==> design/flow/design.v <==
module softmax_4 (
    input wire clk,
    input wire reset,
    input wire start,
    input wire [15:0] in0, in1, in2, in3,     
    output reg [7:0] out0, out1, out2, out3, 
    output reg done
);
    parameter IDLE = 2'd0, EXP = 2'd1, DIVIDE = 2'd2, DONE = 2'd3;
    reg [1:0] state;
    reg [15:0] exp0, exp1, exp2, exp3;
    wire [17:0] sum_exp;
    reg [7:0] result0, result1, result2, result3;
    always @(posedge clk or posedge reset) begin
        if (reset)
            state <= IDLE;
        else begin
            case (state)
                IDLE:    state <= (start) ? EXP : IDLE;
                EXP:     state <= DIVIDE;
                DIVIDE:  state <= DONE;
                DONE:    state <= IDLE;
                default: state <= IDLE;
            endcase
        end
    end
    wire [31:0] x_sq0, x_sq1, x_sq2, x_sq3;
    assign x_sq0 = in0 * in0;
    assign x_sq1 = in1 * in1;
    assign x_sq2 = in2 * in2;
    assign x_sq3 = in3 * in3;
    assign sum_exp = exp0 + exp1 + exp2 + exp3;
    always @(posedge clk) begin
        if (reset) begin
            exp0 <= 0; exp1 <= 0; exp2 <= 0; exp3 <= 0;
            done <= 0;
        end else begin
            case (state)
                EXP: begin
                    exp0 <= 16'd256 + in0 + (x_sq0 >> 9);
                    exp1 <= 16'd256 + in1 + (x_sq1 >> 9);
                    exp2 <= 16'd256 + in2 + (x_sq2 >> 9);
                    exp3 <= 16'd256 + in3 + (x_sq3 >> 9);
                end
                DIVIDE: begin
                    if (sum_exp != 0) begin
                        result0 <= ({8'd0, exp0} * 24'd255) / sum_exp;
                        result1 <= ({8'd0, exp1} * 24'd255) / sum_exp;
                        result2 <= ({8'd0, exp2} * 24'd255) / sum_exp;
                        result3 <= ({8'd0, exp3} * 24'd255) / sum_exp;
                    end else begin
                        result0 <= 0;
                        result1 <= 0;
                        result2 <= 0;
                        result3 <= 0;
                    end
                end
                DONE: begin
                    out0 <= result0;
                    out1 <= result1;
                    out2 <= result2;
                    out3 <= result3;
                    done <= 1;
                end
                default: begin
                    done <= 0;
                end
            endcase
        end
    end
endmodule
==> design/flow/run.sh <==
#!/bin/bash
# the make line also repeats each setting of config.mk as NAME=value (left out here)
make -C /OpenROAD-flow-scripts/flow DESIGN_CONFIG=/design/flow/config.mk WORK_HOME=/design/flow/orfs CLKGATE_MAP_FILE= finish
==> design/flow/config.mk <==
export PLATFORM = sky130hd
export DESIGN_NAME = softmax_4
export DESIGN_NICKNAME = softmax_4
export VERILOG_FILES = /design/flow/design.v
export SDC_FILE = /design/flow/constraint.sdc
export NUM_CORES = 4
export LEC_CHECK = 0
export ABC_AREA = 1
export CAP_MARGIN = 25
export CELL_PAD_IN_SITES_GLOBAL_PLACEMENT = 1
export CORE_ASPECT_RATIO = 1.81
export CORE_MARGIN = 2
export CORE_UTILIZATION = 65
export CTS_CLUSTER_DIAMETER = 346
export GPL_TIMING_DRIVEN = 1
export HOLD_SLACK_MARGIN = -0.09
export MAX_ROUTING_LAYER = met4
export MIN_ROUTING_LAYER = met1
export PLACE_DENSITY_LB_ADDON = 0.24
export SLEW_MARGIN = 5
export TNS_END_PERCENT = 5
==> design/flow/constraint.sdc <==
create_clock -name core_clock -period 49.5 [get_ports {clk}]
set_input_delay 9.9000 -clock core_clock [delete_from_list [all_inputs] [get_ports {clk}]]
set_output_delay 9.9000 -clock core_clock [all_outputs]
set_load 0.01 [all_outputs]
==> metrics.txt, run 1 <==
# HELP chip_impl_metric Physical implementation figures
# TYPE chip_impl_metric gauge
chip_impl_metric{name="floorplan.rows",unit=""} 194
chip_impl_info{name="synth_top_flop_cell",value="sky130_fd_sc_hd__dfxtp_1"} 1
chip_impl_info{name="post-synth-top-count-cell",value="sky130_fd_sc_hd__nand2_1"} 1
chip_impl_info{name="top_area_cell",value="sky130_fd_sc_hd__ha_1"} 1
chip_impl_info{name="haltStage",value="global placement without I/O"} 1
chip_impl_metric{name="ys_sh_mux",unit="%"} 0.0599
chip_impl_metric{name="area_share_of_and_or_or_and_cells_after_synthesis",unit="%"} 13.0
chip_impl_info{name="ys_top_logic_family",value="adder cells"} 1
chip_impl_metric{name="synth_sequential_area_ratio",unit="%"} 3.31
chip_impl_metric{name="synth.cellmix.adderShare",unit="%"} 39.7
chip_impl_info{name="error_line",value="[ERROR FLW-0024] Place density exceeds 1.0 (current PLACE_DENSITY_LB_ADDON =  0.24). Please check if the value of  PLACE_DENSITY_LB_ADDON is between 0 and 0.99."} 1
chip_impl_metric{name="post-synth-top-area-fraction",unit="%"} 21.4
chip_impl_metric{name="area_of_the_die",unit="µm²"} 158000
chip_impl_metric{name="synth-async-reset-ratio",unit="%"} 3.01
chip_impl_metric{name="synth-edff-count",unit=""} 64
chip_impl_metric{name="yosysWarnings",unit=""} 1
chip_impl_metric{name="fp.dieW",unit="µm"} 296
chip_impl_info{name="synth.area.top_cells",value="sky130_fd_sc_hd__ha_1 (21%), sky130_fd_sc_hd__fa_1 (18%), sky130_fd_sc_hd__nand2_1 (12%), sky130_fd_sc_hd__inv_1 (11%), sky130_fd_sc_hd__xor2_1 (4.7%)"} 1
chip_impl_metric{name="syn-instance-count",unit=""} 14548
chip_impl_metric{name="synthesized_area_fraction_occupied_by_and_or_nand_nor_cells",unit="%"} 22.6
chip_impl_metric{name="netlist-cell-type-count",unit=""} 90
chip_impl_info{name="common_cells",value="sky130_fd_sc_hd__nand2_1 (3082), sky130_fd_sc_hd__inv_1 (3002), sky130_fd_sc_hd__ha_1 (1717)"} 1
chip_impl_metric{name="flip_flop_and_latch_count_after_synthesis",unit=""} 133
chip_impl_metric{name="core_area",unit="µm²"} 154000
chip_impl_metric{name="ys_cells",unit=""} 14548
chip_impl_metric{name="synth.yosys.chip_area",unit="µm²"} 100000
chip_impl_metric{name="post_synthesis_net_count",unit=""} 17248
chip_impl_metric{name="floorplanUtilization",unit="%"} 65.2
chip_impl_metric{name="syn-mean-instance-area",unit="µm²"} 6.90
chip_impl_info{name="status",value="stopped before the end"} 1
chip_impl_metric{name="syn-cell-area",unit="µm²"} 100000
chip_impl_metric{name="ys_sh_xor",unit="%"} 8.19
chip_impl_metric{name="die_height",unit="µm"} 533
==> run 2, diff against run 1 <==
- CAP_MARGIN: 25 -> 20
- CELL_PAD_IN_SITES_GLOBAL_PLACEMENT: 1 -> default
- CORE_ASPECT_RATIO: 1.81 -> default
- CORE_UTILIZATION: 65 -> 68
- CTS_CLUSTER_DIAMETER: 346 -> default
- GPL_TIMING_DRIVEN: 1 -> default
- HOLD_SLACK_MARGIN: -0.09 -> default
- MAX_ROUTING_LAYER: met4 -> default
- MIN_ROUTING_LAYER: met1 -> default
- PLACE_DENSITY_LB_ADDON: 0.24 -> default
- SLEW_MARGIN: 5 -> 20
- TNS_END_PERCENT: 5 -> default
- clock period: 49.5 -> 45.4 ns (I/O delays scaled with it)
==> run 2 against run 1 <==
Net effect:
- the run fails in clock tree synthesis
- synthesized area stayed put
- die area is 4.5% lower
- synthesized cell count did not move
==> metrics.txt, run 2 <==
# HELP chip_impl_metric Physical implementation figures
# TYPE chip_impl_metric gauge
chip_impl_metric{name="core_area",unit="µm²"} 146000
chip_impl_metric{name="syn-instance-count",unit=""} 14548
chip_impl_info{name="post-synth-top-count-cell",value="sky130_fd_sc_hd__nand2_1"} 1
chip_impl_metric{name="synth.yosys.chip_area",unit="µm²"} 100000
chip_impl_metric{name="synth-async-reset-ratio",unit="%"} 3.01
chip_impl_metric{name="ys_cells",unit=""} 14548
chip_impl_metric{name="post-synth-top-area-fraction",unit="%"} 21.4
chip_impl_info{name="synth.area.top_cells",value="sky130_fd_sc_hd__ha_1 (21%), sky130_fd_sc_hd__fa_1 (18%), sky130_fd_sc_hd__nand2_1 (12%), sky130_fd_sc_hd__inv_1 (11%), sky130_fd_sc_hd__xor2_1 (4.7%)"} 1
chip_impl_metric{name="synthesized_area_fraction_occupied_by_and_or_nand_nor_cells",unit="%"} 22.6
chip_impl_metric{name="yosysWarnings",unit=""} 1
chip_impl_info{name="ys_top_logic_family",value="adder cells"} 1
chip_impl_metric{name="floorplan.rows",unit=""} 140
chip_impl_info{name="synth_top_flop_cell",value="sky130_fd_sc_hd__dfxtp_1"} 1
chip_impl_metric{name="synth-edff-count",unit=""} 64
chip_impl_info{name="top_area_cell",value="sky130_fd_sc_hd__ha_1"} 1
chip_impl_metric{name="syn-mean-instance-area",unit="µm²"} 6.90
chip_impl_metric{name="final_estimated_routing_congestion_in_global_placement",unit=""} 1.00
chip_impl_metric{name="floorplanUtilization",unit="%"} 68.7
chip_impl_metric{name="fp.dieW",unit="µm"} 388
chip_impl_metric{name="ys_sh_mux",unit="%"} 0.0599
chip_impl_metric{name="area_of_the_die",unit="µm²"} 151000
chip_impl_metric{name="area_share_of_and_or_or_and_cells_after_synthesis",unit="%"} 13.0
chip_impl_metric{name="die_height",unit="µm"} 388
chip_impl_metric{name="syn-cell-area",unit="µm²"} 100000
chip_impl_info{name="status",value="stopped before the end"} 1
chip_impl_metric{name="flip_flop_and_latch_count_after_synthesis",unit=""} 133
chip_impl_metric{name="hpwl",unit="mm"} 317
chip_impl_info{name="error_line",value="[ERROR DPL-0033] detailed placement checks failed during check placement."} 1
chip_impl_metric{name="placed_cells_incl_taps",unit=""} 20053
chip_impl_metric{name="synth.cellmix.adderShare",unit="%"} 39.7
chip_impl_metric{name="synth_sequential_area_ratio",unit="%"} 3.31
chip_impl_metric{name="ys_sh_xor",unit="%"} 8.19
chip_impl_info{name="haltStage",value="clock tree synthesis"} 1
chip_impl_metric{name="io-pin-count",unit=""} 100
chip_impl_metric{name="netlist-cell-type-count",unit=""} 90
chip_impl_metric{name="io_buffers",unit=""} 99
chip_impl_metric{name="post_synthesis_net_count",unit=""} 17248
chip_impl_info{name="common_cells",value="sky130_fd_sc_hd__nand2_1 (3082), sky130_fd_sc_hd__inv_1 (3002), sky130_fd_sc_hd__ha_1 (1717)"} 1
==> run 2: per-stage QoR <==
stage / instance area (µm²) / setup slack, ns / util, % / TNS, ns
after global placement: 132000 / -10.21 / 90.3 / -94.88
after detailed placement: 132000 / -15.00 / 90.3 / -160.71
after floorplan: 102000 / -11.05 / - / -105.33
==> run 3, diff against run 2 <==
- ABC_AREA: 1 -> default
- CORE_UTILIZATION: 68 -> 26
- clock period: 45.4 -> 81.0 ns (I/O delays scaled with it)
==> run 3 against run 2 <==
Net effect:
- the run now finishes clean
- synthesized area down 1.8%
- synthesized cell count down 15%
- die area rose to 2.5 times the previous value
==> metrics.txt, run 3 <==
# HELP chip_impl_metric Synthesis and place-and-route metrics
# TYPE chip_impl_metric gauge
chip_impl_info{name="status",value="timing/DRC/antenna clean"} 1
chip_impl_metric{name="post-synth-top-area-fraction",unit="%"} 21.8
chip_impl_metric{name="worst-path-buf-inv",unit=""} 14
chip_impl_info{name="hp-class",value="reg -> reg"} 1
chip_impl_metric{name="fin_crit",unit="ns"} 69.12
chip_impl_metric{name="ys_cells",unit=""} 12311
chip_impl_info{name="worstReg2RegEnd",value="result3[0]$_SDFFCE_PN0P_"} 1
chip_impl_metric{name="arrival",unit="ns"} 69.43
chip_impl_info{name="path_delay_family",value="AND-OR/OR-AND gates"} 1
chip_impl_metric{name="timing.clock.skew",unit="ns"} 0.0499
chip_impl_metric{name="floorplan.rows",unit=""} 226
chip_impl_metric{name="synth_sequential_area_ratio",unit="%"} 3.37
chip_impl_metric{name="synth-edff-count",unit=""} 64
chip_impl_metric{name="cts_num_sinks",unit=""} 133
chip_impl_metric{name="finalSetupViolCount",unit=""} 0
chip_impl_info{name="worstSetupPathType",value="reg -> reg"} 1
chip_impl_metric{name="area_share_of_and_or_or_and_cells_after_synthesis",unit="%"} 19.8
chip_impl_metric{name="critical_path_peak_fanout",unit=""} 33
chip_impl_info{name="rsz0062_at_grt",value="false"} 1
chip_impl_metric{name="placedInstanceArea",unit="µm²"} 106000
chip_impl_metric{name="wl_per_cell",unit="µm"} 17.4
chip_impl_metric{name="syn-instance-count",unit=""} 12311
chip_impl_metric{name="tritoncts.num_buffers",unit=""} 25
chip_impl_metric{name="final_estimated_routing_congestion_in_global_placement",unit=""} 0.949
chip_impl_metric{name="log.warning_count",unit=""} 63
chip_impl_metric{name="floorplanUtilization",unit="%"} 26.1
chip_impl_info{name="hold_path_end",value="out1[1]$_DFFE_PP_"} 1
chip_impl_info{name="common_cells",value="sky130_fd_sc_hd__ha_1 (1717), sky130_fd_sc_hd__inv_1 (1480), sky130_fd_sc_hd__nor2_1 (1117)"} 1
chip_impl_metric{name="max_freq",unit="MHz"} 14.5
chip_impl_metric{name="cts_setup_buffers",unit=""} 0
chip_impl_metric{name="timing.final.crit_share",unit="%"} 85.3
chip_impl_metric{name="tightest_slew",unit="ns"} 1.14
chip_impl_metric{name="clock_transition_at_the_register_clock_pins_on_the_worst_setup_and_hold_paths_after_cts",unit="ns"} 0.09
chip_impl_metric{name="timing.reg2reg.worst_path_depth",unit=""} 275
chip_impl_metric{name="hold_violations_final",unit=""} 0
chip_impl_metric{name="layout.area.seq",unit="µm²"} 3330
chip_impl_metric{name="worst_path_largest_cell_delay",unit="ns"} 0.89
chip_impl_metric{name="post_cts.resized_instances",unit=""} 0
chip_impl_metric{name="io_buffers",unit=""} 99
chip_impl_info{name="cp-start-kind",value="register"} 1
chip_impl_metric{name="die_height",unit="µm"} 620
chip_impl_metric{name="synthesized_area_fraction_occupied_by_and_or_nand_nor_cells",unit="%"} 18.3
chip_impl_info{name="post-synth-top-count-cell",value="sky130_fd_sc_hd__ha_1"} 1
chip_impl_metric{name="ys_sh_mux",unit="%"} 5.33
chip_impl_metric{name="ctsHoldBuffers",unit=""} 0
chip_impl_metric{name="cap_violations",unit=""} 0
chip_impl_metric{name="critPathRequiredTime",unit="ns"} 81.31
chip_impl_metric{name="area_of_the_die",unit="µm²"} 384000
chip_impl_info{name="critPathLaunch",value="exp3[0]$_SDFFE_PP0P_"} 1
chip_impl_metric{name="drt_iter0_drc",unit=""} 5838
chip_impl_metric{name="timing.critical_path.depth",unit=""} 275
chip_impl_metric{name="hpwl",unit="mm"} 246
chip_impl_metric{name="post-route-util",unit="%"} 28.2
chip_impl_metric{name="grt_pass1_vias",unit=""} 86202
chip_impl_metric{name="grtUsageTotal",unit="%"} 15.6
chip_impl_info{name="dr.max_layer_used",value="met5"} 1
chip_impl_metric{name="synth-async-reset-ratio",unit="%"} 3.01
chip_impl_metric{name="finalHoldWorstSlack",unit="ns"} 0.411
chip_impl_info{name="clk_root_buffer_cell",value="sky130_fd_sc_hd__clkbuf_16"} 1
chip_impl_info{name="critical_path.slowest_cell",value="sky130_fd_sc_hd__a2111oi_0"} 1
chip_impl_metric{name="nets",unit=""} 14998
chip_impl_metric{name="syn-mean-instance-area",unit="µm²"} 8.00
chip_impl_metric{name="number_of_fill_cells",unit=""} 40756
chip_impl_metric{name="htree_num_levels",unit=""} 4
chip_impl_metric{name="layout-area-overhead-vs-synth",unit="%"} 8.23
chip_impl_metric{name="final-max-slew-violation-count",unit=""} 0
chip_impl_info{name="tritoncts_clock_tree",value="built"} 1
chip_impl_info{name="synth.area.top_cells",value="sky130_fd_sc_hd__ha_1 (22%), sky130_fd_sc_hd__fa_1 (19%), sky130_fd_sc_hd__inv_1 (5.6%), sky130_fd_sc_hd__nor2_1 (4.3%), sky130_fd_sc_hd__xnor2_1 (4.0%)"} 1
chip_impl_info{name="timing.hold.worst.start",value="result1[1]$_SDFFCE_PN0P_"} 1
chip_impl_info{name="synth_top_flop_cell",value="sky130_fd_sc_hd__dfxtp_1"} 1
chip_impl_metric{name="worst-r2r-setup-slack",unit="ns"} 11.88
chip_impl_metric{name="avgViaCountPerCell",unit=""} 5.06
chip_impl_metric{name="detailed_route_wirelength_on_metal3",unit="mm"} 15.6
chip_impl_metric{name="initial_antenna_violation_count",unit=""} 13
chip_impl_metric{name="setup-tns-final",unit="ns"} 0
chip_impl_info{name="top_area_cell",value="sky130_fd_sc_hd__ha_1"} 1
chip_impl_metric{name="slew-limit-headroom",unit="%"} 23.4
chip_impl_metric{name="total_routed_length",unit="mm"} 301
chip_impl_metric{name="io-pin-count",unit=""} 100
chip_impl_metric{name="syn-cell-area",unit="µm²"} 98500
chip_impl_metric{name="final_antenna_net_count",unit=""} 0
chip_impl_metric{name="insertion_delay",unit="ns"} 0.60
chip_impl_info{name="r2r_start",value="exp3[0]$_SDFFE_PP0P_"} 1
chip_impl_metric{name="yosysWarnings",unit=""} 1
chip_impl_metric{name="core_area",unit="µm²"} 378000
chip_impl_info{name="ys_top_logic_family",value="adder cells"} 1
chip_impl_metric{name="first_pass_grt_wire_length",unit="mm"} 480
chip_impl_metric{name="synth.yosys.chip_area",unit="µm²"} 98500
chip_impl_info{name="worst_setup_path_endpoint",value="result3[0]$_SDFFCE_PN0P_"} 1
chip_impl_metric{name="min_delay_path_depth",unit=""} 0
chip_impl_metric{name="ys_sh_xor",unit="%"} 5.96
chip_impl_metric{name="met2WireLength",unit="mm"} 140
chip_impl_metric{name="layout.cell_area.non_filler",unit="µm²"} 107000
chip_impl_metric{name="wl_met1",unit="mm"} 137
chip_impl_metric{name="detailroute.via_count",unit=""} 87690
chip_impl_metric{name="netlist-cell-type-count",unit=""} 123
chip_impl_metric{name="gr-total-overflow",unit=""} 0
chip_impl_info{name="endpoint_class_of_the_critical_path",value="register"} 1
chip_impl_metric{name="synth.cellmix.adderShare",unit="%"} 40.4
chip_impl_metric{name="firstDrtPassIters",unit=""} 6
chip_impl_metric{name="drc",unit=""} 0
chip_impl_metric{name="grt_start_max_net_pins",unit=""} 54
chip_impl_metric{name="multiInputGateArea",unit="µm²"} 88600
chip_impl_info{name="critical_path.most_common_cell",value="sky130_fd_sc_hd__o21a_1"} 1
chip_impl_metric{name="flip_flop_and_latch_count_after_synthesis",unit=""} 133
chip_impl_metric{name="post_synthesis_net_count",unit=""} 15011
chip_impl_metric{name="maximum_root_to_sink_buffer_count",unit=""} 3
chip_impl_metric{name="fp.dieW",unit="µm"} 620
==> run 3: layout make-up <==
type / count / area share (%)
Tap cell: 5016 / 5.89
Timing Repair Buffer: 241 / 1.92
Antenna cell: 4 / 0.00939
Sequential cell: 133 / 3.12
Inverter: 1488 / 5.26
Clock inverter: 5 / 0.0716
Clock buffer: 28 / 0.597
Multi-Input combinational cell: 10409 / 83.1
==> run 3: routing by layer <==
metal	up-vias	GRT usage (%)
li1	43210	-
met1	41950	20.9
met2	2136	26.6
met3	380	1.43
met4	14	4.01
met5	-	0
==> run 3: per-stage QoR <==
| stage | worst slack [ns] | cells |
|---|---|---|
| floorplan | 18.67 | 12311 |
| global placement | 13.33 | 17287 |
| detailed placement | 13.11 | 17287 |
| CTS | 12.74 | 17320 |
| global route | 6.57 | 17322 |
| finish | 11.88 | 17324 |
==> run 4, diff against run 3 <==
- ABC_AREA: default -> 1
- CORE_UTILIZATION: 26 -> 57
- HOLD_SLACK_MARGIN: default -> -0.09
- clock period: 81.0 -> 45.7 ns (I/O delays scaled with it)
==> run 4 against run 3 <==
Net effect:
- the run now fails in global routing
- synthesized cell count grew 18%
- die area shrank 53%
- synthesized area rose by 1.8%
==> metrics.txt, run 4 <==
# HELP chip_impl_metric Physical implementation figures
# TYPE chip_impl_metric gauge
chip_impl_metric{name="ctsHoldBuffers",unit=""} 0
chip_impl_metric{name="yosysWarnings",unit=""} 1
chip_impl_metric{name="syn-cell-area",unit="µm²"} 100000
chip_impl_metric{name="post_synthesis_net_count",unit=""} 17248
chip_impl_metric{name="ys_sh_xor",unit="%"} 8.19
chip_impl_metric{name="hpwl",unit="mm"} 267
chip_impl_metric{name="syn-instance-count",unit=""} 14548
chip_impl_metric{name="netlist-cell-type-count",unit=""} 90
chip_impl_info{name="top_area_cell",value="sky130_fd_sc_hd__ha_1"} 1
chip_impl_metric{name="tritoncts.num_buffers",unit=""} 17
chip_impl_info{name="status",value="stopped before the end"} 1
chip_impl_metric{name="htree_num_levels",unit=""} 4
chip_impl_metric{name="synthesized_area_fraction_occupied_by_and_or_nand_nor_cells",unit="%"} 22.6
chip_impl_metric{name="place_worst_setup_slack",unit="ns"} -12.84
chip_impl_metric{name="final_estimated_routing_congestion_in_global_placement",unit=""} 0.997
chip_impl_metric{name="cts_num_sinks",unit=""} 133
chip_impl_metric{name="synth-async-reset-ratio",unit="%"} 3.01
chip_impl_metric{name="core_area",unit="µm²"} 174000
chip_impl_metric{name="flip_flop_and_latch_count_after_synthesis",unit=""} 133
chip_impl_metric{name="ys_sh_mux",unit="%"} 0.0599
chip_impl_info{name="post-synth-top-count-cell",value="sky130_fd_sc_hd__nand2_1"} 1
chip_impl_metric{name="area_share_of_and_or_or_and_cells_after_synthesis",unit="%"} 13.0
chip_impl_metric{name="io-pin-count",unit=""} 100
chip_impl_metric{name="ys_cells",unit=""} 14548
chip_impl_metric{name="maximum_root_to_sink_buffer_count",unit=""} 2
chip_impl_info{name="clk_root_buffer_cell",value="sky130_fd_sc_hd__clkbuf_16"} 1
chip_impl_info{name="synth.area.top_cells",value="sky130_fd_sc_hd__ha_1 (21%), sky130_fd_sc_hd__fa_1 (18%), sky130_fd_sc_hd__nand2_1 (12%), sky130_fd_sc_hd__inv_1 (11%), sky130_fd_sc_hd__xor2_1 (4.7%)"} 1
chip_impl_metric{name="die_height",unit="µm"} 424
chip_impl_info{name="synth_top_flop_cell",value="sky130_fd_sc_hd__dfxtp_1"} 1
chip_impl_metric{name="floorplanUtilization",unit="%"} 57.5
chip_impl_metric{name="syn-mean-instance-area",unit="µm²"} 6.90
chip_impl_metric{name="floorplan.rows",unit=""} 153
chip_impl_info{name="common_cells",value="sky130_fd_sc_hd__nand2_1 (3082), sky130_fd_sc_hd__inv_1 (3002), sky130_fd_sc_hd__ha_1 (1717)"} 1
chip_impl_metric{name="synth_sequential_area_ratio",unit="%"} 3.31
chip_impl_metric{name="synth.yosys.chip_area",unit="µm²"} 100000
chip_impl_metric{name="area_of_the_die",unit="µm²"} 179000
chip_impl_metric{name="placedInstanceArea",unit="µm²"} 133000
chip_impl_metric{name="synth.cellmix.adderShare",unit="%"} 39.7
chip_impl_info{name="ys_top_logic_family",value="adder cells"} 1
chip_impl_metric{name="fp.dieW",unit="µm"} 424
chip_impl_metric{name="io_buffers",unit=""} 99
chip_impl_info{name="haltStage",value="global routing"} 1
chip_impl_metric{name="synth-edff-count",unit=""} 64
chip_impl_metric{name="post-synth-top-area-fraction",unit="%"} 21.4
-- run 4: stage by stage --
step                instances  TNS (ns)
floorplan               14548   -100.53
global placement        20547    -98.67
detailed placement      20547   -130.04
CTS                     21476    -91.83
-- run 4: what timing repair did --
| action | in CTS |
|---|---|
| endpoints found under the setup margin | 18 |
| cloned | 5 |
| resized | 576 |
| buffers inserted | 892 |
| pin swaps | 510 |
==> run 5, diff against run 4 <==
- CORE_UTILIZATION: 57 -> 40
- CTS_CLUSTER_DIAMETER: default -> 223
- CTS_CLUSTER_SIZE: default -> 98
- HOLD_SLACK_MARGIN: -0.09 -> default
- SLEW_MARGIN: 20 -> 5
- TNS_END_PERCENT: default -> 100
- clock period: 45.7 -> 60.0 ns (I/O delays scaled with it)
==> run 5 against run 4 <==
Net effect:
- the run now finishes clean
- synthesized area unchanged
- die area up 42%
- synthesized cell count unchanged
==> metrics.txt, run 5 <==
# HELP chip_impl_metric Synthesis and place-and-route metrics
# TYPE chip_impl_metric gauge
chip_impl_info{name="status",value="timing/DRC/antenna clean"} 1
chip_impl_metric{name="drc",unit=""} 0
chip_impl_metric{name="final-max-slew-violation-count",unit=""} 0
chip_impl_metric{name="total_routed_length",unit="mm"} 288
chip_impl_metric{name="area_of_the_die",unit="µm²"} 255000
chip_impl_info{name="worst_setup_path_endpoint",value="result3[0]$_SDFFCE_PN0P_"} 1
chip_impl_metric{name="critPathRequiredTime",unit="ns"} 60.27
chip_impl_metric{name="layout-area-overhead-vs-synth",unit="%"} 20.0
chip_impl_info{name="critical_path.slowest_cell",value="sky130_fd_sc_hd__fa_2"} 1
chip_impl_metric{name="firstDrtPassIters",unit=""} 8
chip_impl_metric{name="grt_pass1_vias",unit=""} 86769
chip_impl_metric{name="ys_sh_xor",unit="%"} 8.19
chip_impl_metric{name="arrival",unit="ns"} 57.16
chip_impl_info{name="common_cells",value="sky130_fd_sc_hd__nand2_1 (3082), sky130_fd_sc_hd__inv_1 (3002), sky130_fd_sc_hd__ha_1 (1717)"} 1
chip_impl_metric{name="gr-total-overflow",unit=""} 0
chip_impl_metric{name="io-pin-count",unit=""} 100
chip_impl_metric{name="finalSetupViolCount",unit=""} 0
chip_impl_metric{name="floorplanUtilization",unit="%"} 40.3
chip_impl_metric{name="tightest_slew",unit="ns"} 1.10
chip_impl_metric{name="hold_violations_final",unit=""} 0
chip_impl_info{name="rsz0062_at_grt",value="true"} 1
chip_impl_info{name="worstSetupPathType",value="reg -> reg"} 1
chip_impl_metric{name="htree_num_levels",unit=""} 4
chip_impl_metric{name="detailroute.via_count",unit=""} 92935
chip_impl_metric{name="synth.yosys.chip_area",unit="µm²"} 100000
chip_impl_metric{name="ys_cells",unit=""} 14548
chip_impl_metric{name="cap_violations",unit=""} 0
chip_impl_metric{name="post-synth-top-area-fraction",unit="%"} 21.4
chip_impl_info{name="synth_top_flop_cell",value="sky130_fd_sc_hd__dfxtp_1"} 1
chip_impl_info{name="cp-start-kind",value="register"} 1
chip_impl_info{name="endpoint_class_of_the_critical_path",value="register"} 1
chip_impl_metric{name="clock_transition_at_the_register_clock_pins_on_the_worst_setup_and_hold_paths_after_cts",unit="ns"} 0.07
chip_impl_metric{name="timing.final.crit_share",unit="%"} 94.8
chip_impl_metric{name="tritoncts.num_buffers",unit=""} 17
chip_impl_info{name="path_delay_family",value="AND-OR/OR-AND gates"} 1
chip_impl_metric{name="io_buffers",unit=""} 99
chip_impl_metric{name="final_antenna_net_count",unit=""} 0
chip_impl_info{name="clk_root_buffer_cell",value="sky130_fd_sc_hd__clkbuf_16"} 1
chip_impl_info{name="r2r_start",value="exp3[10]$_SDFFE_PP0P_"} 1
chip_impl_metric{name="syn-mean-instance-area",unit="µm²"} 6.90
chip_impl_metric{name="synth.cellmix.adderShare",unit="%"} 39.7
chip_impl_metric{name="die_height",unit="µm"} 505
chip_impl_metric{name="number_of_fill_cells",unit=""} 25316
chip_impl_metric{name="initial_antenna_violation_count",unit=""} 3
chip_impl_metric{name="log.warning_count",unit=""} 67
chip_impl_metric{name="wl_per_cell",unit="µm"} 15.2
chip_impl_metric{name="worst-path-buf-inv",unit=""} 103
chip_impl_info{name="timing.hold.worst.start",value="state[1]$_DFF_PP0_"} 1
chip_impl_info{name="hp-class",value="reg -> reg"} 1
chip_impl_metric{name="cts_num_sinks",unit=""} 133
chip_impl_metric{name="critical_path_peak_fanout",unit=""} 7
chip_impl_metric{name="ctsHoldBuffers",unit=""} 0
chip_impl_metric{name="grt_start_max_net_pins",unit=""} 62
chip_impl_metric{name="worst_path_largest_cell_delay",unit="ns"} 0.60
chip_impl_metric{name="timing.reg2reg.worst_path_depth",unit=""} 467
chip_impl_info{name="worstReg2RegEnd",value="result3[0]$_SDFFCE_PN0P_"} 1
chip_impl_metric{name="ys_sh_mux",unit="%"} 0.0599
chip_impl_info{name="post-synth-top-count-cell",value="sky130_fd_sc_hd__nand2_1"} 1
chip_impl_metric{name="nets",unit=""} 18324
chip_impl_metric{name="min_delay_path_depth",unit=""} 0
chip_impl_metric{name="first_pass_grt_wire_length",unit="mm"} 452
chip_impl_metric{name="floorplan.rows",unit=""} 183
chip_impl_metric{name="core_area",unit="µm²"} 249000
chip_impl_metric{name="max_freq",unit="MHz"} 17.6
chip_impl_metric{name="flip_flop_and_latch_count_after_synthesis",unit=""} 133
chip_impl_metric{name="drt_iter0_drc",unit=""} 4597
chip_impl_info{name="critical_path.most_common_cell",value="sky130_fd_sc_hd__a21oi_2"} 1
chip_impl_metric{name="syn-cell-area",unit="µm²"} 100000
chip_impl_metric{name="worst-r2r-setup-slack",unit="ns"} 3.11
chip_impl_metric{name="synth-edff-count",unit=""} 64
chip_impl_info{name="critPathLaunch",value="exp3[10]$_SDFFE_PP0P_"} 1
chip_impl_metric{name="fin_crit",unit="ns"} 56.89
chip_impl_metric{name="globalRouteMet1Util",unit="%"} 29.8
chip_impl_info{name="hold_path_end",value="state[3]$_DFF_PP0_"} 1
chip_impl_metric{name="area_share_of_and_or_or_and_cells_after_synthesis",unit="%"} 13.0
chip_impl_metric{name="netlist-cell-type-count",unit=""} 90
chip_impl_metric{name="timing.critical_path.depth",unit=""} 467
chip_impl_metric{name="syn-instance-count",unit=""} 14548
chip_impl_info{name="tritoncts_clock_tree",value="built"} 1
chip_impl_info{name="ys_top_logic_family",value="adder cells"} 1
chip_impl_metric{name="timing.final.ws_setup",unit="ns"} 3.11
chip_impl_metric{name="timing.clock.skew",unit="ns"} 0.0185
chip_impl_metric{name="final_estimated_routing_congestion_in_global_placement",unit=""} 0.937
chip_impl_metric{name="fp.dieW",unit="µm"} 505
chip_impl_metric{name="place_worst_setup_slack",unit="ns"} -2.15
chip_impl_metric{name="post_synthesis_net_count",unit=""} 17248
chip_impl_metric{name="grtUsageTotal",unit="%"} 21.7
chip_impl_metric{name="insertion_delay",unit="ns"} 0.54
chip_impl_metric{name="maximum_root_to_sink_buffer_count",unit=""} 2
chip_impl_metric{name="hpwl",unit="mm"} 233
chip_impl_metric{name="groute.layer.met3.usage",unit="%"} 1.84
chip_impl_metric{name="avgViaCountPerCell",unit=""} 4.90
chip_impl_metric{name="synth_sequential_area_ratio",unit="%"} 3.31
chip_impl_info{name="top_usage_layer",value="met2"} 1
chip_impl_metric{name="yosysWarnings",unit=""} 1
chip_impl_metric{name="slew-limit-headroom",unit="%"} 26.5
chip_impl_metric{name="synth-async-reset-ratio",unit="%"} 3.01
chip_impl_metric{name="synthesized_area_fraction_occupied_by_and_or_nand_nor_cells",unit="%"} 22.6
chip_impl_metric{name="grt.met2_usage",unit="%"} 36.8
chip_impl_info{name="synth.area.top_cells",value="sky130_fd_sc_hd__ha_1 (21%), sky130_fd_sc_hd__fa_1 (18%), sky130_fd_sc_hd__nand2_1 (12%), sky130_fd_sc_hd__inv_1 (11%), sky130_fd_sc_hd__xor2_1 (4.7%)"} 1
chip_impl_info{name="top_area_cell",value="sky130_fd_sc_hd__ha_1"} 1
==> run 5: what timing repair did <==
action / CTS / global route
pin swaps: 5 / 780
resized: 106 / 1502
setup endpoints to repair: 5 / 12
gates cloned: 2 / 12
buffers inserted: 8 / 339
==> run 5: final cells by class <==
class                   count  area, µm²  share of cell area [%]
repair buffers           1299      10200                    8.50
well taps                3330       4170                    3.46
repair inverters           10       80.1                  0.0665
clock buffers              23        520                   0.432
clock inverters             9       86.3                  0.0717
diodes                      5       12.5                  0.0104
multi-input cells       11005      89800                    74.6
inverters                3158      12100                    10.0
flip-flops and latches    133       3440                    2.85
==> run 5: through the flow <==
stage	hold WS [ns]	instances	utilization (%)	instance area, µm²	TNS (ns)
global route	0.391	18968	48.3	120000	-3.09
finish	0.385	18972	48.3	120000	0
global placement	0.359	18574	44.5	111000	-2.36
floorplan	0.354	14548	-	100000	-0.0542
detailed placement	0.370	18574	44.5	111000	-4.15
CTS	0.380	18616	44.8	112000	0
==> run 5: layer usage <==
layer / up-vias / wire, µm
li1: 48147 / -
met4: 2 / 6950
met2: 1558 / 134000
met5: - / 12
met1: 42893 / 136000
met3: 335 / 11200
==> run 6, diff against run 5 <==
- ABC_AREA: 1 -> default
- CAP_MARGIN: 20 -> 25
- CELL_PAD_IN_SITES_GLOBAL_PLACEMENT: default -> 0
- CORE_ASPECT_RATIO: default -> 1.8
- CORE_UTILIZATION: 40 -> 67
- CTS_CLUSTER_DIAMETER: 223 -> default
- CTS_CLUSTER_SIZE: 98 -> default
- GPL_TIMING_DRIVEN: default -> 1
- MAX_ROUTING_LAYER: default -> met4
- MIN_ROUTING_LAYER: default -> met1
- TNS_END_PERCENT: 100 -> default
- clock period: 60.0 -> 49.2 ns (I/O delays scaled with it)
==> run 6 against run 5 <==
Net effect:
- the flow now stops in global routing
- die area is 41% lower
- synthesized area is 1.8% lower
- synthesized cell count is 15% lower
==> metrics.txt, run 6 <==
# HELP chip_impl_metric Physical implementation figures
# TYPE chip_impl_metric gauge
chip_impl_info{name="status",value="stopped before the end"} 1
chip_impl_info{name="haltStage",value="global routing"} 1
chip_impl_info{name="error_line",value="[ERROR GRT-0116] Global routing finished with congestion. Check the congestion regions in the DRC Viewer."} 1
chip_impl_info{name="top_area_cell",value="sky130_fd_sc_hd__ha_1"} 1
chip_impl_metric{name="flip_flop_and_latch_count_after_synthesis",unit=""} 133
chip_impl_metric{name="final_estimated_routing_congestion_in_global_placement",unit=""} 1.12
chip_impl_metric{name="netlist-cell-type-count",unit=""} 123
chip_impl_metric{name="area_of_the_die",unit="µm²"} 150000
chip_impl_metric{name="ctsHoldBuffers",unit=""} 0
chip_impl_metric{name="hpwl",unit="mm"} 333
chip_impl_metric{name="die_height",unit="µm"} 518
chip_impl_metric{name="io_buffers",unit=""} 99
chip_impl_metric{name="grtUsageTotal",unit="%"} 87.5
chip_impl_metric{name="fp.dieW",unit="µm"} 290
chip_impl_metric{name="core_area",unit="µm²"} 146000
chip_impl_metric{name="ys_sh_xor",unit="%"} 5.96
chip_impl_metric{name="htree_num_levels",unit=""} 4
chip_impl_metric{name="area_share_of_and_or_or_and_cells_after_synthesis",unit="%"} 19.8
chip_impl_metric{name="ys_sh_mux",unit="%"} 5.33
chip_impl_metric{name="cts_num_sinks",unit=""} 133
chip_impl_metric{name="floorplanUtilization",unit="%"} 67.5
chip_impl_metric{name="synth-async-reset-ratio",unit="%"} 3.01
chip_impl_metric{name="synth-edff-count",unit=""} 64
chip_impl_metric{name="syn-instance-count",unit=""} 12311
chip_impl_info{name="clk_root_buffer_cell",value="sky130_fd_sc_hd__clkbuf_16"} 1
chip_impl_metric{name="yosysWarnings",unit=""} 1
chip_impl_metric{name="synthesized_area_fraction_occupied_by_and_or_nand_nor_cells",unit="%"} 18.3
chip_impl_info{name="common_cells",value="sky130_fd_sc_hd__ha_1 (1717), sky130_fd_sc_hd__inv_1 (1480), sky130_fd_sc_hd__nor2_1 (1117)"} 1
chip_impl_metric{name="maximum_root_to_sink_buffer_count",unit=""} 2
chip_impl_metric{name="post_synthesis_net_count",unit=""} 15011
chip_impl_metric{name="synth.yosys.chip_area",unit="µm²"} 98500
chip_impl_metric{name="tritoncts.num_buffers",unit=""} 17
chip_impl_info{name="post-synth-top-count-cell",value="sky130_fd_sc_hd__ha_1"} 1
chip_impl_metric{name="post-synth-top-area-fraction",unit="%"} 21.8
chip_impl_metric{name="syn-cell-area",unit="µm²"} 98500
chip_impl_metric{name="synth_sequential_area_ratio",unit="%"} 3.37
chip_impl_metric{name="gr-total-overflow",unit=""} 4456
chip_impl_metric{name="syn-mean-instance-area",unit="µm²"} 8.00
chip_impl_info{name="synth.area.top_cells",value="sky130_fd_sc_hd__ha_1 (22%), sky130_fd_sc_hd__fa_1 (19%), sky130_fd_sc_hd__inv_1 (5.6%), sky130_fd_sc_hd__nor2_1 (4.3%), sky130_fd_sc_hd__xnor2_1 (4.0%)"} 1
chip_impl_metric{name="synth.cellmix.adderShare",unit="%"} 40.4
chip_impl_metric{name="io-pin-count",unit=""} 100
chip_impl_info{name="synth_top_flop_cell",value="sky130_fd_sc_hd__dfxtp_1"} 1
chip_impl_metric{name="place_worst_setup_slack",unit="ns"} -7.92
chip_impl_metric{name="floorplan.rows",unit=""} 188
chip_impl_metric{name="ys_cells",unit=""} 12311
chip_impl_info{name="ys_top_logic_family",value="adder cells"} 1
## run 6: routing by layer
layer / GRT usage [%] / overflow
met1: 79.7 / 106
met2: 108 / 3341
met3: 68.2 / 90
met4: 94.1 / 919
met5: - / -
## run 6: repair_timing
item,4_1_cts
pin swaps,475
gates cloned,2
setup endpoints to repair,11
hold endpoints to repair,0
buffers inserted,402
resized,700
## run 6: through the flow
| step | hold WS [ns] | cells | instance area, µm² |
|---|---|---|---|
| after global placement | 0.400 | 17415 | 128000 |
| after floorplan | 0.352 | 12311 | 101000 |
| after CTS | 0.408 | 17851 | 135000 |
| after detailed placement | 0.405 | 17415 | 128000 |
==> run 7, diff against run 6 <==
- ABC_AREA: default -> 1
- CAP_MARGIN: 25 -> 30
- CELL_PAD_IN_SITES_DETAIL_PLACEMENT: default -> 2
- CORE_ASPECT_RATIO: 1.8 -> 1.41
- CORE_UTILIZATION: 67 -> 40
- CTS_CLUSTER_DIAMETER: default -> 390
- CTS_CLUSTER_SIZE: default -> 61
- GPL_ROUTABILITY_DRIVEN: default -> 0
- GPL_TIMING_DRIVEN: 1 -> 0
- MAX_ROUTING_LAYER: met4 -> met5
- MIN_ROUTING_LAYER: met1 -> met2
- PLACE_DENSITY_LB_ADDON: default -> 0.28
- SETUP_SLACK_MARGIN: default -> 0.95
- SLEW_MARGIN: 5 -> 0
- TNS_END_PERCENT: default -> 35
- clock period: 49.2 -> 49.7 ns (I/O delays scaled with it)
==> run 7 against run 6 <==
Net effect:
- synthesized cell count increased by 18%
- die area grew 70%
- synthesized area rose by 1.8%
- the run fails in clock tree synthesis
==> metrics.txt, run 7 <==
# HELP chip_impl_metric Physical implementation figures
# TYPE chip_impl_metric gauge
chip_impl_metric{name="area_of_the_die",unit="µm²"} 255000
chip_impl_info{name="status",value="stopped before the end"} 1
chip_impl_metric{name="syn-instance-count",unit=""} 14548
chip_impl_metric{name="hpwl",unit="mm"} 663
chip_impl_metric{name="flip_flop_and_latch_count_after_synthesis",unit=""} 133
chip_impl_metric{name="placedInstanceArea",unit="µm²"} 107000
chip_impl_metric{name="synth-edff-count",unit=""} 64
chip_impl_metric{name="die_height",unit="µm"} 599
chip_impl_metric{name="core_area",unit="µm²"} 250000
chip_impl_info{name="error_line",value="[ERROR DPL-0033] detailed placement checks failed during check placement."} 1
chip_impl_metric{name="floorplan.rows",unit=""} 218
chip_impl_info{name="haltStage",value="clock tree synthesis"} 1
chip_impl_metric{name="post_synthesis_net_count",unit=""} 17248
chip_impl_info{name="post-synth-top-count-cell",value="sky130_fd_sc_hd__nand2_1"} 1
chip_impl_metric{name="synth-async-reset-ratio",unit="%"} 3.01
chip_impl_metric{name="io-pin-count",unit=""} 100
chip_impl_metric{name="floorplanUtilization",unit="%"} 40.2
chip_impl_info{name="ys_top_logic_family",value="adder cells"} 1
chip_impl_info{name="synth_top_flop_cell",value="sky130_fd_sc_hd__dfxtp_1"} 1
chip_impl_metric{name="ys_cells",unit=""} 14548
chip_impl_metric{name="syn-cell-area",unit="µm²"} 100000
chip_impl_info{name="synth.area.top_cells",value="sky130_fd_sc_hd__ha_1 (21%), sky130_fd_sc_hd__fa_1 (18%), sky130_fd_sc_hd__nand2_1 (12%), sky130_fd_sc_hd__inv_1 (11%), sky130_fd_sc_hd__xor2_1 (4.7%)"} 1
chip_impl_metric{name="io_buffers",unit=""} 98
chip_impl_metric{name="ys_sh_xor",unit="%"} 8.19
chip_impl_metric{name="netlist-cell-type-count",unit=""} 90
chip_impl_metric{name="synthesized_area_fraction_occupied_by_and_or_nand_nor_cells",unit="%"} 22.6
chip_impl_metric{name="area_share_of_and_or_or_and_cells_after_synthesis",unit="%"} 13.0
chip_impl_info{name="top_area_cell",value="sky130_fd_sc_hd__ha_1"} 1
chip_impl_metric{name="ys_sh_mux",unit="%"} 0.0599
chip_impl_metric{name="fp.dieW",unit="µm"} 426
chip_impl_metric{name="syn-mean-instance-area",unit="µm²"} 6.90
chip_impl_metric{name="synth.cellmix.adderShare",unit="%"} 39.7
chip_impl_metric{name="post-synth-top-area-fraction",unit="%"} 21.4
chip_impl_metric{name="yosysWarnings",unit=""} 1
chip_impl_metric{name="synth_sequential_area_ratio",unit="%"} 3.31
chip_impl_info{name="common_cells",value="sky130_fd_sc_hd__nand2_1 (3082), sky130_fd_sc_hd__inv_1 (3002), sky130_fd_sc_hd__ha_1 (1717)"} 1
chip_impl_metric{name="synth.yosys.chip_area",unit="µm²"} 100000
[run 7: metrics by stage]
step | cells | setup WS, ns
floorplan | 14548 | -7.04
global placement | 17946 | -19.36
detailed placement | 17978 | -39.17
==> run 8, diff against run 7 <==
- ABC_AREA: 1 -> default
- CAP_MARGIN: 30 -> 20
- CELL_PAD_IN_SITES_DETAIL_PLACEMENT: 2 -> default
- CELL_PAD_IN_SITES_GLOBAL_PLACEMENT: 0 -> default
- CORE_ASPECT_RATIO: 1.41 -> default
- CTS_CLUSTER_DIAMETER: 390 -> default
- CTS_CLUSTER_SIZE: 61 -> default
- GPL_ROUTABILITY_DRIVEN: 0 -> default
- GPL_TIMING_DRIVEN: 0 -> default
- MAX_ROUTING_LAYER: met5 -> default
- MIN_ROUTING_LAYER: met2 -> default
- PLACE_DENSITY: default -> 0.48
- PLACE_DENSITY_LB_ADDON: 0.28 -> default
- SETUP_SLACK_MARGIN: 0.95 -> default
- SLEW_MARGIN: 0 -> 20
- TNS_END_PERCENT: 35 -> default
==> run 8 against run 7 <==
Net effect:
- the layout now fails its checks (negative setup slack)
- synthesized cell count shrank 15%
- synthesized area is 1.8% lower
- die area shrank 1.8%
==> metrics.txt, run 8 <==
# HELP chip_impl_metric Synthesis and place-and-route metrics
# TYPE chip_impl_metric gauge
chip_impl_info{name="synth.area.top_cells",value="sky130_fd_sc_hd__ha_1 (22%), sky130_fd_sc_hd__fa_1 (19%), sky130_fd_sc_hd__inv_1 (5.6%), sky130_fd_sc_hd__nor2_1 (4.3%), sky130_fd_sc_hd__xnor2_1 (4.0%)"} 1
chip_impl_metric{name="synth.yosys.chip_area",unit="µm²"} 98500
chip_impl_metric{name="yosysWarnings",unit=""} 1
chip_impl_info{name="post-synth-top-count-cell",value="sky130_fd_sc_hd__ha_1"} 1
chip_impl_metric{name="gr-total-overflow",unit=""} 0
chip_impl_info{name="worstReg2RegEnd",value="result3[0]$_SDFFCE_PN0P_"} 1
chip_impl_info{name="cp-start-kind",value="register"} 1
chip_impl_info{name="endpoint_class_of_the_critical_path",value="register"} 1
chip_impl_metric{name="post-route-util",unit="%"} 56.9
chip_impl_metric{name="fin_crit",unit="ns"} 53.26
chip_impl_metric{name="critPathRequiredTime",unit="ns"} 50.00
chip_impl_metric{name="syn-instance-count",unit=""} 12311
chip_impl_metric{name="finalSetupViolCount",unit=""} 8
chip_impl_metric{name="grt_pass1_vias",unit=""} 106479
chip_impl_metric{name="floorplanUtilization",unit="%"} 40.1
chip_impl_info{name="critical_path.slowest_cell",value="sky130_fd_sc_hd__fa_2"} 1
chip_impl_metric{name="tightest_slew",unit="ns"} 1.20
chip_impl_metric{name="synthesized_area_fraction_occupied_by_and_or_nand_nor_cells",unit="%"} 18.3
chip_impl_metric{name="final-max-slew-violation-count",unit=""} 0
chip_impl_metric{name="grtUsageTotal",unit="%"} 29.1
chip_impl_metric{name="syn-mean-instance-area",unit="µm²"} 8.00
chip_impl_metric{name="max_freq",unit="MHz"} 18.8
chip_impl_metric{name="timing.critical_path.depth",unit=""} 290
chip_impl_metric{name="critical_path_peak_fanout",unit=""} 7
chip_impl_metric{name="drc",unit=""} 0
chip_impl_metric{name="ys_sh_xor",unit="%"} 5.96
chip_impl_metric{name="core_area",unit="µm²"} 245000
chip_impl_metric{name="worst-path-buf-inv",unit=""} 48
chip_impl_metric{name="cap_violations",unit=""} 0
chip_impl_metric{name="post_synthesis_net_count",unit=""} 15011
chip_impl_info{name="critPathLaunch",value="exp3[4]$_SDFFE_PP0P_"} 1
chip_impl_metric{name="die_height",unit="µm"} 500
chip_impl_metric{name="area_of_the_die",unit="µm²"} 250000
chip_impl_metric{name="synth-async-reset-ratio",unit="%"} 3.01
chip_impl_info{name="r2r_start",value="exp3[4]$_SDFFE_PP0P_"} 1
chip_impl_metric{name="timing.final.crit_share",unit="%"} 107
chip_impl_info{name="hp-class",value="reg -> reg"} 1
chip_impl_info{name="hold_path_end",value="out0[0]$_DFFE_PP_"} 1
chip_impl_metric{name="ys_sh_mux",unit="%"} 5.33
chip_impl_metric{name="hpwl",unit="mm"} 302
chip_impl_metric{name="min_delay_path_depth",unit=""} 0
chip_impl_metric{name="io-pin-count",unit=""} 100
chip_impl_metric{name="post-synth-top-area-fraction",unit="%"} 21.8
chip_impl_metric{name="synth_sequential_area_ratio",unit="%"} 3.37
chip_impl_metric{name="worst-r2r-setup-slack",unit="ns"} -3.56
chip_impl_metric{name="final_estimated_routing_congestion_in_global_placement",unit=""} 0.963
chip_impl_metric{name="first_pass_grt_wire_length",unit="mm"} 579
chip_impl_metric{name="cts_num_sinks",unit=""} 133
chip_impl_metric{name="nets",unit=""} 18868
chip_impl_metric{name="log.warning_count",unit=""} 66
chip_impl_metric{name="layout.cell_area.non_filler",unit="µm²"} 140000
chip_impl_metric{name="setup-tns-final",unit="ns"} -15.31
chip_impl_info{name="timing.hold.worst.start",value="result0[0]$_SDFFCE_PN0P_"} 1
chip_impl_metric{name="arrival",unit="ns"} 53.55
chip_impl_metric{name="ys_cells",unit=""} 12311
chip_impl_metric{name="tritoncts.num_buffers",unit=""} 17
chip_impl_info{name="top_area_cell",value="sky130_fd_sc_hd__ha_1"} 1
chip_impl_info{name="critical_path.most_common_cell",value="sky130_fd_sc_hd__o21a_1"} 1
chip_impl_metric{name="firstDrtPassIters",unit=""} 5
chip_impl_info{name="path_delay_family",value="AND-OR/OR-AND gates"} 1
chip_impl_metric{name="netlist-cell-type-count",unit=""} 123
chip_impl_info{name="status",value="complete, but fails checks"} 1
chip_impl_info{name="tritoncts_clock_tree",value="built"} 1
chip_impl_metric{name="avgViaCountPerCell",unit=""} 5.32
chip_impl_metric{name="detailroute.via_count",unit=""} 103297
chip_impl_info{name="common_cells",value="sky130_fd_sc_hd__ha_1 (1717), sky130_fd_sc_hd__inv_1 (1480), sky130_fd_sc_hd__nor2_1 (1117)"} 1
chip_impl_metric{name="slew-limit-headroom",unit="%"} 19.4
chip_impl_metric{name="ctsHoldBuffers",unit=""} 0
chip_impl_metric{name="worst_path_largest_cell_delay",unit="ns"} 0.58
chip_impl_metric{name="wl_per_cell",unit="µm"} 19.1
chip_impl_metric{name="timing.final.ws_setup",unit="ns"} -3.56
chip_impl_metric{name="floorplan.rows",unit=""} 182
chip_impl_info{name="failed_checks",value="negative setup slack"} 1
chip_impl_metric{name="clock_transition_at_the_register_clock_pins_on_the_worst_setup_and_hold_paths_after_cts",unit="ns"} 0.08
chip_impl_info{name="synth_top_flop_cell",value="sky130_fd_sc_hd__dfxtp_1"} 1
chip_impl_metric{name="timing.reg2reg.worst_path_depth",unit=""} 290
chip_impl_metric{name="number_of_fill_cells",unit=""} 23053
chip_impl_metric{name="grt_start_max_net_pins",unit=""} 68
chip_impl_metric{name="placedInstanceArea",unit="µm²"} 131000
chip_impl_metric{name="place_worst_setup_slack",unit="ns"} -7.05
chip_impl_metric{name="io_buffers",unit=""} 99
chip_impl_info{name="ys_top_logic_family",value="adder cells"} 1
chip_impl_info{name="rsz0062_at_grt",value="true"} 1
chip_impl_metric{name="syn-cell-area",unit="µm²"} 98500
chip_impl_metric{name="final_antenna_net_count",unit=""} 0
chip_impl_metric{name="insertion_delay",unit="ns"} 0.60
chip_impl_metric{name="layout-area-overhead-vs-synth",unit="%"} 41.7
chip_impl_metric{name="drt_iter0_drc",unit=""} 5220
chip_impl_metric{name="timing.clock.skew",unit="ns"} 0.0365
chip_impl_metric{name="area_share_of_and_or_or_and_cells_after_synthesis",unit="%"} 19.8
chip_impl_metric{name="hold_violations_final",unit=""} 0
chip_impl_info{name="worst_setup_path_endpoint",value="result3[0]$_SDFFCE_PN0P_"} 1
chip_impl_metric{name="synth.cellmix.adderShare",unit="%"} 40.4
chip_impl_metric{name="initial_antenna_violation_count",unit=""} 9
chip_impl_metric{name="maximum_root_to_sink_buffer_count",unit=""} 2
chip_impl_metric{name="fp.dieW",unit="µm"} 500
chip_impl_metric{name="total_routed_length",unit="mm"} 370
chip_impl_metric{name="synth-edff-count",unit=""} 64
chip_impl_metric{name="flip_flop_and_latch_count_after_synthesis",unit=""} 133
chip_impl_info{name="worstSetupPathType",value="reg -> reg"} 1
chip_impl_metric{name="htree_num_levels",unit=""} 4
chip_impl_info{name="clk_root_buffer_cell",value="sky130_fd_sc_hd__clkbuf_16"} 1
run 8: cell type report:
| type | count | area [µm²] | share of cell area [%] |
|---|---|---|---|
| antenna | 4 | 10.0 | 0.00717 |
| clock buffer | 17 | 425 | 0.305 |
| clock inverter | 15 | 134 | 0.0959 |
| inverter | 1488 | 5630 | 4.03 |
| multi-input combinational | 10410 | 94200 | 67.5 |
| sequential | 133 | 3410 | 2.45 |
| tap | 3220 | 4030 | 2.89 |
| timing repair buffer | 4118 | 31700 | 22.7 |
run 8: timing repair:
action                     CTS  global route
setup endpoints to repair   10            12
gates resized              604           423
pin swaps                  446           434
buffers inserted           329           130
cloned                       2             2
hold endpoints to repair     0             0
run 8: stage by stage:
stage               hold WS, ns  instances
floorplan                 0.352      12311
global placement          0.401      18909
detailed placement        0.405      18909
CTS                       0.425      19271
global route              0.427      19401
finish                    0.422      19405
run 8: routing by layer:
metal,vias to the layer above,GRT usage [%],wire [µm]
met5,-,0,27
met4,4,10.2,14700
met3,538,2.16,14500
met2,2005,49.2,172000
met1,49803,38.8,169000
li1,50947,-,-
